red:
## median
module median
#(
    parameter MEM_DATA_WIDTH = 32,
    parameter LUT_ADDR_WIDTH = 10,  
    parameter MEM_ADDR_WIDTH = 10,  
    parameter PIXEL_DATA_WIDTH = 8,
    parameter IMG_WIDTH  = 320,
    parameter IMG_HEIGHT = 320
)(
    input clk,  
    input rst_n,  
    input [31:0] word0,
    input [31:0] word1,
    input [31:0] word2,
    output [PIXEL_DATA_WIDTH-1:0] pixel1,
    output [PIXEL_DATA_WIDTH-1:0] pixel2,
    output [PIXEL_DATA_WIDTH-1:0] pixel3,
    output [PIXEL_DATA_WIDTH-1:0] pixel4,
    output [LUT_ADDR_WIDTH-1:0] raddr_a,
    output [LUT_ADDR_WIDTH-1:0] raddr_b,
    output [LUT_ADDR_WIDTH-1:0] raddr_c,
    output [MEM_ADDR_WIDTH-1:0] waddr
);
    wire [PIXEL_DATA_WIDTH-1:0] x2_y1;
    wire [PIXEL_DATA_WIDTH-1:0] x2_y0;
    wire [PIXEL_DATA_WIDTH-1:0] x2_ym1;
    wire [PIXEL_DATA_WIDTH-1:0] x1_y1;
    wire [PIXEL_DATA_WIDTH-1:0] x1_y0;
    wire [PIXEL_DATA_WIDTH-1:0] x1_ym1;
    wire [PIXEL_DATA_WIDTH-1:0] x0_y1;
    wire [PIXEL_DATA_WIDTH-1:0] x0_y0;
    wire [PIXEL_DATA_WIDTH-1:0] x0_ym1;
    wire [PIXEL_DATA_WIDTH-1:0] xm1_y1;
    wire [PIXEL_DATA_WIDTH-1:0] xm1_y0;
    wire [PIXEL_DATA_WIDTH-1:0] xm1_ym1;
    assign x2_y1   = word0[PIXEL_DATA_WIDTH-1:0];
    assign x2_y0   = word1[PIXEL_DATA_WIDTH-1:0];
    assign x2_ym1  = word2[PIXEL_DATA_WIDTH-1:0];
    assign x1_y1   = word0[(PIXEL_DATA_WIDTH*2)-1:PIXEL_DATA_WIDTH];
    assign x1_y0   = word1[(PIXEL_DATA_WIDTH*2)-1:PIXEL_DATA_WIDTH];
    assign x1_ym1  = word2[(PIXEL_DATA_WIDTH*2)-1:PIXEL_DATA_WIDTH];
    assign x0_y1   = word0[(PIXEL_DATA_WIDTH*3)-1:(PIXEL_DATA_WIDTH*2)];
    assign x0_y0   = word1[(PIXEL_DATA_WIDTH*3)-1:(PIXEL_DATA_WIDTH*2)];
    assign x0_ym1  = word2[(PIXEL_DATA_WIDTH*3)-1:(PIXEL_DATA_WIDTH*2)];
    assign xm1_y1  = word0[(PIXEL_DATA_WIDTH*4)-1:(PIXEL_DATA_WIDTH*3)];
    assign xm1_y0  = word1[(PIXEL_DATA_WIDTH*4)-1:(PIXEL_DATA_WIDTH*3)];
    assign xm1_ym1 = word2[(PIXEL_DATA_WIDTH*4)-1:(PIXEL_DATA_WIDTH*3)];
  ...
==> flow/config.mk <==
export PLATFORM = sky130hd
export DESIGN_NAME = median
export DESIGN_NICKNAME = median
export VERILOG_FILES = /design/flow/design.v
export SDC_FILE = /design/flow/constraint.sdc
export NUM_CORES = 4
export LEC_CHECK = 0
export CAP_MARGIN = 5
export CORE_MARGIN = 2
export CORE_UTILIZATION = 70
export CTS_CLUSTER_DIAMETER = 48
export CTS_CLUSTER_SIZE = 40
export PLACE_DENSITY = 0.64
export SETUP_SLACK_MARGIN = -0.42
export SLEW_MARGIN = 20
==> flow/constraint.sdc <==
create_clock -name core_clock -period 17.4 [get_ports {clk}]
set_input_delay 3.4800 -clock core_clock [delete_from_list [all_inputs] [get_ports {clk}]]
set_output_delay 3.4800 -clock core_clock [all_outputs]
set_load 0.01 [all_outputs]
run.sh (not shown) runs the stock make flow with config.mk's settings and CLKGATE_MAP_FILE=.
red never completed; the flow aborted with a tool error in 4_1_cts.
Changes in blue relative to red:
- CTS_CLUSTER_DIAMETER removed (was 48)
- SETUP_SLACK_MARGIN removed (was -0.42)
- CAP_MARGIN changed from 5 to 20
- CORE_UTILIZATION changed from 70 to 41
- CTS_CLUSTER_SIZE removed (was 40)
- PLACE_DENSITY removed (was 0.64)
- the clock period (ns, I/O delays scaled along) changed from 17.4 to 29.3
Findings:
red → blue: number of instances in the placed design went down, AND-OR/OR-AND share of the synthesized area closely matched the old numbers.
Summary of red and blue: one run falls short of a clean finish, namely red.
red never completed, since it errored out during 4_1_cts.
Relative to red, width of the die has gone up in blue.
Taking red as the reference, in blue die size increased 0.024 sq mm, post-synthesis async set-or-reset flop share saw little to no change, die outline height picked up an extra 30%, effective utilization at floorplan saw a decrease.

* * *

Setup of run 1:
median again, from the RTL that the note above started with.
Settings: LEC_CHECK=0, CAP_MARGIN=20, CORE_MARGIN=2, CORE_UTILIZATION=72, CTS_CLUSTER_DIAMETER=95, CTS_CLUSTER_SIZE=14, PLACE_DENSITY=0.66, SETUP_SLACK_MARGIN=-0.33, SLEW_MARGIN=20; clock period 23.7 ns.
What ended run 1 was a tool error in 5_1_grt; the run never finished.
The inputs of run 2 differ from those of run 1 as listed below.
- ABC_AREA now 1, previously not set
- CTS_CLUSTER_SIZE now 10, was 14
- CTS_CLUSTER_DIAMETER now 66, was 95
- PLACE_DENSITY no longer set, was 0.66
- SETUP_SLACK_MARGIN no longer set, was -0.33
- the clock period (ns, I/O delays scaled along) now 12.4, was 23.7
- As for a clean layout from run 1 and run 2, there is none.
- Run 2 did not finish: a tool error stopped it during 3_5_place_dp.
- Run 1: aborted in 5_1_grt (tool error)
- Post-synthesis cell type count (run 2 vs. run 1) decreases by more than a quarter
- Total core area went down by a few percent going from run 1 to run 2.
- Sort run 1 and run 2 by fraction of the core area occupied by cells at floorplan, descending, and run 1 comes first.
- Final weighted congestion of routability-driven global placement: run 2 vs run 1 down about 2.6%
- The die of run 2 is smaller than the one used in run 1.
- Lower x dimension of the die goes to run 2 over run 1.
- In the tables for run 1 and run 2, synthesized cell count reads lower with run 1.
- The run showing the smaller multiplexer share of the synthesized area is run 2.
- On number of rows in the core area: between run 1 and run 2, it ends up lower for run 2.
- Relative to run 1, the synthesized area per cell measured on run 2 has decreased by more than 10%.
- Run 2 vs. run 1: chip area in the Yosys report went down by 4.5%.
Here is what was changed in the inputs of run 3 compared with run 2.
- changing CORE_UTILIZATION from 72 to 40
- removing ABC_AREA (formerly 1)
- removing CTS_CLUSTER_DIAMETER (formerly 66)
- removing CTS_CLUSTER_SIZE (formerly 10)
- changing the clock period (ns, I/O delays scaled along) from 12.4 to 29.3
==> comparison <==
- [run 3] number of distinct library cells after synthesis rose 68% relative to run 2
- Across run 2 and run 3, a clean result was obtained everywhere but in run 2.
- Run 2 never completed; the flow aborted with a tool error in 3_5_place_dp.
- Per the comparison of run 3 with run 2, adder and majority gate portion of the synthesized area moved down; number of instances in the synthesized netlist moved down; chip area from the yosys synthesis statistics moved up; post-synth design cell area moved up.
- Against run 2, run 3 reports a and-or/or-and share of the synthesized area that is higher.
Modified inputs, run 4 compared to run 3
- PLACE_DENSITY now 0.66, previously not set
- SETUP_SLACK_MARGIN now -1.43, previously not set
- CORE_UTILIZATION now 72, was 40
- the clock period (ns, I/O delays scaled along) now 23.7, was 29.3
Notes after the runs:
The flow completed for run 4, but it is not clean: the layout still shows capacitance limit, slew limit, setup timing. Relative to run 3, via count increased by about 18% in run 4. For largest incremental delay on the critical path, run 4 and run 3 come out practically identical. Changes observed in run 4 relative to run 3: post-route worst hold slack grew by 0.015 ns. Total stage count of the critical path for run 4: about 4% up relative to run 3. Compared with run 3, run 4 shows a utilization that is 42 points higher. Run 4 against run 3; count of standard-cell rows is down by more than a quarter. Going from run 3 to run 4, the first-pass detailed-route iteration total was found to have gone up by 9.

* * *

Starting RTL as in the previous note.
==> flow/config.mk <==
export PLATFORM = sky130hd
export DESIGN_NAME = median
export DESIGN_NICKNAME = median
export VERILOG_FILES = /design/flow/design.v
export SDC_FILE = /design/flow/constraint.sdc
export NUM_CORES = 4
export LEC_CHECK = 0
export ABC_AREA = 1
export CAP_MARGIN = 20
export CORE_MARGIN = 2
export CORE_UTILIZATION = 70
export CTS_CLUSTER_DIAMETER = 229
export CTS_CLUSTER_SIZE = 37
export HOLD_SLACK_MARGIN = 0.29
export SETUP_SLACK_MARGIN = -1.09
export SLEW_MARGIN = 20
==> flow/constraint.sdc <==
create_clock -name core_clock -period 19.2 [get_ports {clk}]
set_input_delay 3.8400 -clock core_clock [delete_from_list [all_inputs] [get_ports {clk}]]
set_output_delay 3.8400 -clock core_clock [all_outputs]
set_load 0.01 [all_outputs]
The starting point ran to the end with violations: setup timing.
Change:
ABC_AREA = default   (was 1)
CTS_CLUSTER_DIAMETER = 209   (was 229)
CTS_CLUSTER_SIZE = 36   (was 37)
HOLD_SLACK_MARGIN = default   (was 0.29)
SETUP_SLACK_MARGIN = default   (was -1.09)
clock period = 28.1 ns   (was 19.2 ns; I/O delays follow)
The new run produced a layout that fails on setup timing.
Die area is higher by a few percent.
Sequential share of layout area is lower by 0.17 points.
Non-clock buffer count is lower by 113.
Final area is higher slightly.
Worst hold slack barely changes.
Cell count is lower by roughly a tenth.
Routed wire length is higher by roughly a tenth.
First-iteration DRC count is higher by about a fifth.
Synthesized area is higher by a few percent.
Change:
ABC_AREA = 1   (was default)
HOLD_SLACK_MARGIN = 0.28   (was default)
SETUP_SLACK_MARGIN = -0.89   (was default)
clock period = 19.3 ns   (was 28.1 ns; I/O delays follow)
The new run completed and failed the layout checks on setup timing.
Die area came out lower by a few percent.
Count of clock-buffer cells in the layout grows by 1.
First-iteration DRC count shrinks by about a fifth.
Core utilization went up by 1.7 points.
Design area fell slightly.
Setup slack is worse by 950 ps.
Via count goes up slightly.
Change:
CORE_UTILIZATION = 72   (was 70)
CTS_CLUSTER_DIAMETER = 400   (was 209)
CTS_CLUSTER_SIZE = 93   (was 36)
HOLD_SLACK_MARGIN = default   (was 0.28)
SETUP_SLACK_MARGIN = default   (was -0.89)
clock period = 12.4 ns   (was 19.3 ns; I/O delays follow)
The new run ended with an error in 3_5_place_dp, error DPL-0038.
Die size goes down by 2.7%.
Synthesized cell count is unchanged.
Synthesized area stays the same.
Change:
ABC_AREA = default   (was 1)
CORE_UTILIZATION = 58   (was 72)
CTS_CLUSTER_DIAMETER = default   (was 400)
CTS_CLUSTER_SIZE = default   (was 93)
clock period = 16.2 ns   (was 12.4 ns; I/O delays follow)
What happened: Now the flow died in 5_1_grt; area after synthesis climbs by a few percent; die area rises by a quarter to a third; synthesized cell count decreases by roughly a tenth.

* * *

Starting RTL as in the previous note.
make LEC_CHECK=0 ABC_AREA=1 CAP_MARGIN=20 CORE_MARGIN=2 CORE_UTILIZATION=41 CTS_CLUSTER_DIAMETER=251 CTS_CLUSTER_SIZE=14 GPL_ROUTABILITY_DRIVEN=0 PLACE_DENSITY_LB_ADDON=0.1 SETUP_SLACK_MARGIN=-1.39 SLEW_MARGIN=20 finish   # period 30.0 ns
Edit:
Settings changed: CELL_PAD_IN_SITES_GLOBAL_PLACEMENT from default to 3, CORE_UTILIZATION 41 to 40.
The new run ended with an error in global placement without I/O (FLW-0024).
Synthesized cell count is unchanged.
Die size rose by 2.5%.
Area after synthesis is unchanged.
Edit:
Settings changed: CELL_PAD_IN_SITES_GLOBAL_PLACEMENT 3 to default, CORE_ASPECT_RATIO from default to 0.71, CORE_UTILIZATION 40 to 22, CTS_CLUSTER_DIAMETER 251 to 184, CTS_CLUSTER_SIZE 14 to 100, GPL_ROUTABILITY_DRIVEN 0 to default, PLACE_DENSITY_LB_ADDON 0.1 to default, SETUP_SLACK_MARGIN -1.39 to default.
This time the run completed without violations.
Die size went up by 80%.
Synthesized area does not change.
Synthesized cell count does not change.

* * *

Setup of job 4273:
median again, from the RTL that the note above started with.
export LEC_CHECK = 0
export ABC_AREA = 1
export CAP_MARGIN = 20
export CORE_MARGIN = 2
export CORE_UTILIZATION = 70
export CTS_CLUSTER_DIAMETER = 221
export CTS_CLUSTER_SIZE = 37
export HOLD_SLACK_MARGIN = 0.3
export SETUP_SLACK_MARGIN = -0.58
export SLEW_MARGIN = 20
create_clock -name core_clock -period 16.9 [get_ports {clk}]
Job 4273: GRT-0232 in 5_1_grt -> run aborted
#### Input delta (job 3710 over job 4273)
diff --git a/flow/config.mk b/flow/config.mk
--- a/flow/config.mk
+++ b/flow/config.mk
@@ -9,8 +9,5 @@
 export CAP_MARGIN = 20
 export CORE_MARGIN = 2
-export CORE_UTILIZATION = 70
-export CTS_CLUSTER_DIAMETER = 221
-export CTS_CLUSTER_SIZE = 37
-export HOLD_SLACK_MARGIN = 0.3
-export SETUP_SLACK_MARGIN = -0.58
+export CORE_UTILIZATION = 52
+export CTS_CLUSTER_SIZE = 95
 export SLEW_MARGIN = 20
==> flow/constraint.sdc <==
create_clock -name core_clock -period 27.1 [get_ports {clk}]
set_input_delay 5.4200 -clock core_clock [delete_from_list [all_inputs] [get_ports {clk}]]
set_output_delay 5.4200 -clock core_clock [all_outputs]
set_load 0.01 [all_outputs]
Notes after the runs:
The flow ran to completion for all of job 4273 and job 3710 but job 4273, which stopped partway. The flow ended early for job 4273: it failed with a tool error in 5_1_grt. Going from job 4273 to job 3710, number of library cell types mapped by synthesis barely changed, core utilization at floorplan dropped 18 points, worst setup timing slack at the placement stage climbed 4170 ps. Job 4273 → job 3710: synthesized area ~0 delta, tally of buffers added on design ports ~0 delta. Comparing job 3710 and job 4273, the lower core area was measured on job 4273. Compared to job 4273, job 3710 was floorplanned on a bigger die. Delta (job 3710 minus job 4273): horizontal die dimension increased about 16%; chip area in the Yosys report essentially unchanged.

* * *

median again, from the RTL that the note above started with.
Settings: LEC_CHECK=0, CAP_MARGIN=35, CELL_PAD_IN_SITES_GLOBAL_PLACEMENT=1, CORE_MARGIN=3, CORE_UTILIZATION=68, CTS_CLUSTER_DIAMETER=140, CTS_CLUSTER_SIZE=97, MIN_ROUTING_LAYER=met1, PLACE_DENSITY_LB_ADDON=0.02, SETUP_SLACK_MARGIN=1.81, SLEW_MARGIN=20; clock period 16.7 ns.
The starting point failed in global placement without I/O (3_1_place_gp_skip_io) (FLW-0024).
Change:
CAP_MARGIN = 5   (was 35)
CELL_PAD_IN_SITES_GLOBAL_PLACEMENT = default   (was 1)
CORE_MARGIN = 2   (was 3)
CTS_CLUSTER_DIAMETER = 48   (was 140)
CTS_CLUSTER_SIZE = 40   (was 97)
MIN_ROUTING_LAYER = default   (was met1)
PLACE_DENSITY_LB_ADDON = default   (was 0.02)
SETUP_SLACK_MARGIN = default   (was 1.81)
clock period = 17.4 ns   (was 16.7 ns; I/O delays follow)
This time the run did not get past clock tree synthesis (4_1_cts) with DPL-0038; synthesized cell count is unchanged; synthesized area is unchanged; die area shrinks by 2.1%.
Change:
CORE_UTILIZATION = 70   (was 68)
PLACE_DENSITY = 0.64   (was default)
SETUP_SLACK_MARGIN = 3.96   (was default)
After rerunning:
- The new run never finished: it broke off in clock tree synthesis (4_1_cts) on DPL-0038
- die area falls by about 2.8%
- synthesized area stays the same
- synthesized cell count stays the same
Change:
CAP_MARGIN = 20   (was 5)
CTS_CLUSTER_DIAMETER = 219   (was 48)
CTS_CLUSTER_SIZE = 37   (was 40)
PLACE_DENSITY = default   (was 0.64)
SETUP_SLACK_MARGIN = 4.42   (was 3.96)
clock period = 24.4 ns   (was 17.4 ns; I/O delays follow)
Effect: The changed run stopped in global routing (5_1_grt). Die area does not change. Synthesized area stays the same. Synthesized cell count does not change.
Change:
CORE_UTILIZATION = 40   (was 70)
CTS_CLUSTER_DIAMETER = default   (was 219)
CTS_CLUSTER_SIZE = default   (was 37)
SETUP_SLACK_MARGIN = default   (was 4.42)
clock period = 30.0 ns   (was 24.4 ns; I/O delays follow)
The changed run finished with timing, DRC and antenna clean.
Die size went up by 73%.
Area after synthesis does not change.
Synthesized cell count does not change.
